## SimpleCPU
module SimpleCPU(clk, rst, data_fromRAM, wrEn, addr_toRAM, data_toRAM, pCounter);
For scale: roughly 90 flip-flops, about 87 I/O pins, ~0.041 mm2 of cells after synthesis.
==> flow/config.mk <==
export PLATFORM = sky130hd
export DESIGN_NAME = SimpleCPU
export DESIGN_NICKNAME = SimpleCPU
export VERILOG_FILES = /design/flow/design.v
export SDC_FILE = /design/flow/constraint.sdc
export NUM_CORES = 4
export LEC_CHECK = 0
export CAP_MARGIN = 30
export CELL_PAD_IN_SITES_DETAIL_PLACEMENT = 1
export CORE_ASPECT_RATIO = 0.95
export CORE_MARGIN = 2
export CORE_UTILIZATION = 40
export CTS_CLUSTER_DIAMETER = 325
export CTS_CLUSTER_SIZE = 93
export GPL_ROUTABILITY_DRIVEN = 0
export MAX_ROUTING_LAYER = met4
export MIN_ROUTING_LAYER = met2
export PLACE_DENSITY = 0.9
export SLEW_MARGIN = 20
==> flow/constraint.sdc <==
create_clock -name core_clock -period 14.0 [get_ports {clk}]
set_input_delay 2.8000 -clock core_clock [delete_from_list [all_inputs] [get_ports {clk}]]
set_output_delay 2.8000 -clock core_clock [all_outputs]
set_load 0.01 [all_outputs]
run.sh (not shown) runs the stock make flow with config.mk's settings and CLKGATE_MAP_FILE=.
The starting point aborted during 5_1_grt.
==> next run, changes <==
==> flow/config.mk (replaced) <==
export PLATFORM = sky130hd
export DESIGN_NAME = SimpleCPU
export DESIGN_NICKNAME = SimpleCPU
export VERILOG_FILES = /design/flow/design.v
export SDC_FILE = /design/flow/constraint.sdc
export NUM_CORES = 4
export LEC_CHECK = 0
export CAP_MARGIN = 20
export CORE_MARGIN = 2
export CORE_UTILIZATION = 58
export SETUP_SLACK_MARGIN = 2.3
export SLEW_MARGIN = 20
export TNS_END_PERCENT = 20
With this change the flow completed without violations; die size is lower by 31%; synthesized area does not change; synthesized cell count is unchanged.
==> next run, changes <==
--- a/flow/config.mk
+++ b/flow/config.mk
@@ -9,5 +9,3 @@
 export CORE_MARGIN = 2
-export CORE_UTILIZATION = 58
-export SETUP_SLACK_MARGIN = 2.3
+export CORE_UTILIZATION = 52
 export SLEW_MARGIN = 20
-export TNS_END_PERCENT = 20
After rerunning: The new run completed, yet does not pass: setup timing. Clock-buffer cell count shrinks by 1. Worst setup slack loses 1.3 ns. Total power shrinks by 6.5%.
==> next run, changes <==
--- a/flow/config.mk
+++ b/flow/config.mk
@@ -9,3 +9,7 @@
 export CORE_MARGIN = 2
-export CORE_UTILIZATION = 52
+export CORE_UTILIZATION = 40
+export CTS_CLUSTER_DIAMETER = 386
+export CTS_CLUSTER_SIZE = 100
+export HOLD_SLACK_MARGIN = -0.07
 export SLEW_MARGIN = 20
+export TNS_END_PERCENT = 40
After rerunning:
- Now the flow completed with no timing, DRC or antenna violations
- clock skew stays flat
- design area climbs slightly
- sequential share of layout area is about the same
- setup slack is better by 0.20 ns
- power increases by a little under a tenth
- count of clock-buffer cells in the layout rises by 1
- routed wire length came out higher by roughly a tenth
- register-to-register slack got worse by 0.40 ns
- non-clock buffer count went up by 44
==> next run, changes <==
--- a/flow/config.mk
+++ b/flow/config.mk
@@ -7,2 +7,3 @@
 export LEC_CHECK = 0
+export ABC_AREA = 1
 export CAP_MARGIN = 20
@@ -10,6 +11,4 @@
 export CORE_UTILIZATION = 40
-export CTS_CLUSTER_DIAMETER = 386
-export CTS_CLUSTER_SIZE = 100
-export HOLD_SLACK_MARGIN = -0.07
+export CTS_CLUSTER_DIAMETER = 196
+export HOLD_SLACK_MARGIN = 0.3
 export SLEW_MARGIN = 20
-export TNS_END_PERCENT = 40
What happened:
- The changed run finished with timing, DRC and antenna clean
- hold slack is better by 0.015 ns
- sequential share of layout area hardly moves
- sequential cell count does not change
- wire length drops by roughly a tenth
- worst setup slack gains 0.24 ns
==> next run, changes <==
--- a/flow/config.mk
+++ b/flow/config.mk
@@ -7,8 +7,11 @@
 export LEC_CHECK = 0
-export ABC_AREA = 1
 export CAP_MARGIN = 20
+export CELL_PAD_IN_SITES_GLOBAL_PLACEMENT = 3
 export CORE_MARGIN = 2
 export CORE_UTILIZATION = 40
-export CTS_CLUSTER_DIAMETER = 196
-export HOLD_SLACK_MARGIN = 0.3
+export CTS_CLUSTER_DIAMETER = 386
+export CTS_CLUSTER_SIZE = 95
+export HOLD_SLACK_MARGIN = -0.07
+export PLACE_DENSITY_LB_ADDON = 0.03
 export SLEW_MARGIN = 20
+export TNS_END_PERCENT = 40
Result: The changed run finished with timing, DRC and antenna clean; register-to-register slack got worse by 0.14 ns; non-clock buffer count rises by 103; utilization climbs by 0.89 points; critical path depth falls by 3; clock power is lower by 9.7%.

* * *

SimpleCPU again, from the RTL that the note above started with.
==> flow/config.mk <==
export PLATFORM = sky130hd
export DESIGN_NAME = SimpleCPU
export DESIGN_NICKNAME = SimpleCPU
export VERILOG_FILES = /design/flow/design.v
export SDC_FILE = /design/flow/constraint.sdc
export NUM_CORES = 4
export LEC_CHECK = 0
export ABC_AREA = 1
export CAP_MARGIN = 20
export CORE_MARGIN = 2
export CORE_UTILIZATION = 70
export CTS_CLUSTER_SIZE = 21
export SETUP_SLACK_MARGIN = 0.88
export SLEW_MARGIN = 20
==> flow/constraint.sdc <==
create_clock -name core_clock -period 3.6 [get_ports {clk}]
set_input_delay 0.7200 -clock core_clock [delete_from_list [all_inputs] [get_ports {clk}]]
set_output_delay 0.7200 -clock core_clock [all_outputs]
set_load 0.01 [all_outputs]
The first run failed in global routing.
Next try:
Settings changed: CAP_MARGIN 20 to 40, CORE_UTILIZATION 70 to 72, CTS_CLUSTER_DIAMETER set to 56, PLACE_DENSITY set to 0.4, SETUP_SLACK_MARGIN 0.88 to 0.52.
The changed run never finished: it broke off in clock tree synthesis.
Synthesized area stays the same.
Die area fell by 2.7%.
Synthesized cell count does not change.
Next try:
Settings changed: ABC_AREA 1 to unset, CAP_MARGIN 40 to 20, CTS_CLUSTER_DIAMETER 56 to 190, CTS_CLUSTER_SIZE 21 to 97, PLACE_DENSITY 0.4 to unset, SETUP_SLACK_MARGIN 0.52 to unset.
Clock period 3.6 ns to 12.0 ns, I/O delays scaled along.
Outcome: This time the run aborted during global routing. Synthesized area goes down by 4.4%. Synthesized cell count goes down by 19%. Die area goes down by 4.3%.
Next try:
Settings changed: ABC_AREA set to 1, CTS_CLUSTER_DIAMETER 190 to unset, CTS_CLUSTER_SIZE 97 to 21, PLACE_DENSITY set to 0.4, SETUP_SLACK_MARGIN set to 0.39.
Clock period 12.0 ns to 3.6 ns, I/O delays scaled along.
After rerunning: The changed run aborted during clock tree synthesis; synthesized area came out higher by 4.6%; die size came out higher by 4.5%; synthesized cell count came out higher by 23%.
Next try:
Settings changed: ABC_AREA 1 to unset, CORE_UTILIZATION 72 to 60, CTS_CLUSTER_SIZE 21 to unset, PLACE_DENSITY 0.4 to unset, SETUP_SLACK_MARGIN 0.39 to 3.2.
Clock period 3.6 ns to 10.9 ns, I/O delays scaled along.
Effect: The changed run aborted during global routing on GRT-0232; area after synthesis went down by a few percent; die size went up by about a fifth; synthesized cell count went down by about a fifth.
Next try:
Settings changed: CORE_UTILIZATION 60 to 65, HOLD_SLACK_MARGIN set to -0.09, SETUP_SLACK_MARGIN 3.2 to -0.79, TNS_END_PERCENT set to 5.
After rerunning:
- The changed run died in global routing
- area after synthesis does not change
- die size falls by 7.6%
- synthesized cell count does not change

* * *

SimpleCPU again, from the RTL that the note above started with.
Settings: LEC_CHECK=0, CAP_MARGIN=5, CORE_MARGIN=2, CORE_UTILIZATION=66, CTS_CLUSTER_DIAMETER=340, CTS_CLUSTER_SIZE=41, GPL_ROUTABILITY_DRIVEN=1, SETUP_SLACK_MARGIN=2.63, SLEW_MARGIN=30, TNS_END_PERCENT=30; clock period 10.7 ns.
The baseline did not get past 5_1_grt, error GRT-0116.
Change:
- CAP_MARGIN: 5 -> 20
- CORE_UTILIZATION: 66 -> 60
- CTS_CLUSTER_DIAMETER: 340 -> not set
- CTS_CLUSTER_SIZE: 41 -> not set
- GPL_ROUTABILITY_DRIVEN: 1 -> not set
- SETUP_SLACK_MARGIN: 2.63 -> -0.95
- SLEW_MARGIN: 30 -> 20
- TNS_END_PERCENT: 30 -> not set
- clock period: 10.7 -> 10.9 ns (I/O delays scaled with it)
The new run ran to the end with violations: setup timing.
Synthesized cell count does not change.
Synthesized area stays the same.
Die area rises by 9.8%.
Change:
- CORE_UTILIZATION: 60 -> 66
- SETUP_SLACK_MARGIN: -0.95 -> not set
- clock period: 10.9 -> 12.0 ns (I/O delays scaled with it)
With this change the flow failed in 5_1_grt, error GRT-0116.
Synthesized cell count stays the same.
Die area decreases by a little under a tenth.
Area after synthesis is unchanged.

* * *

SimpleCPU again, from the RTL that the note above started with.
Settings: LEC_CHECK=0, CAP_MARGIN=5, CORE_MARGIN=2, CORE_UTILIZATION=54, GPL_ROUTABILITY_DRIVEN=1, SETUP_SLACK_MARGIN=0.36, SLEW_MARGIN=30, TNS_END_PERCENT=30; clock period 8.92 ns.
The first run finished with setup timing left.
Edit:
- CELL_PAD_IN_SITES_GLOBAL_PLACEMENT: default -> 2
- CORE_ASPECT_RATIO: default -> 0.83
- CORE_MARGIN: 2 -> 4
- CORE_UTILIZATION: 54 -> 24
- CTS_CLUSTER_SIZE: default -> 77
- GPL_TIMING_DRIVEN: default -> 1
- MAX_ROUTING_LAYER: default -> met4
- PLACE_DENSITY_LB_ADDON: default -> 0.12
The new run ran to the end with violations: setup timing. Routed wire length rose by 25%. Combinational power rose by 9.8%. Sequential share of layout area fell by 0.19 points. Sequential cell count is unchanged. Die size rose by 130%. Cell count rose by 19%.
Edit:
- CAP_MARGIN: 5 -> 20
- CELL_PAD_IN_SITES_GLOBAL_PLACEMENT: 2 -> default
- CORE_ASPECT_RATIO: 0.83 -> default
- CORE_MARGIN: 4 -> 2
- CORE_UTILIZATION: 24 -> 40
- CTS_CLUSTER_SIZE: 77 -> default
- GPL_ROUTABILITY_DRIVEN: 1 -> default
- GPL_TIMING_DRIVEN: 1 -> default
- MIN_ROUTING_LAYER: default -> met2
- PLACE_DENSITY_LB_ADDON: 0.12 -> default
- SETUP_SLACK_MARGIN: 0.36 -> default
- SLEW_MARGIN: 30 -> 20
- TNS_END_PERCENT: 30 -> default
- clock period: 8.92 -> 14.0 ns (I/O delays scaled with it)
What happened: Now the flow failed in 5_1_grt (GRT-0116); synthesized area is unchanged; die size decreases by 41%; synthesized cell count does not change.
Edit:
- CORE_UTILIZATION: 40 -> 63
- MAX_ROUTING_LAYER: met4 -> default
- MIN_ROUTING_LAYER: met2 -> default
- SETUP_SLACK_MARGIN: default -> 2.15
=> The changed run aborted during 5_1_grt, error GRT-0232. Synthesized area stays the same. Die size falls by well over a third. Synthesized cell count stays the same.
Power and IR drop assume default switching activity.
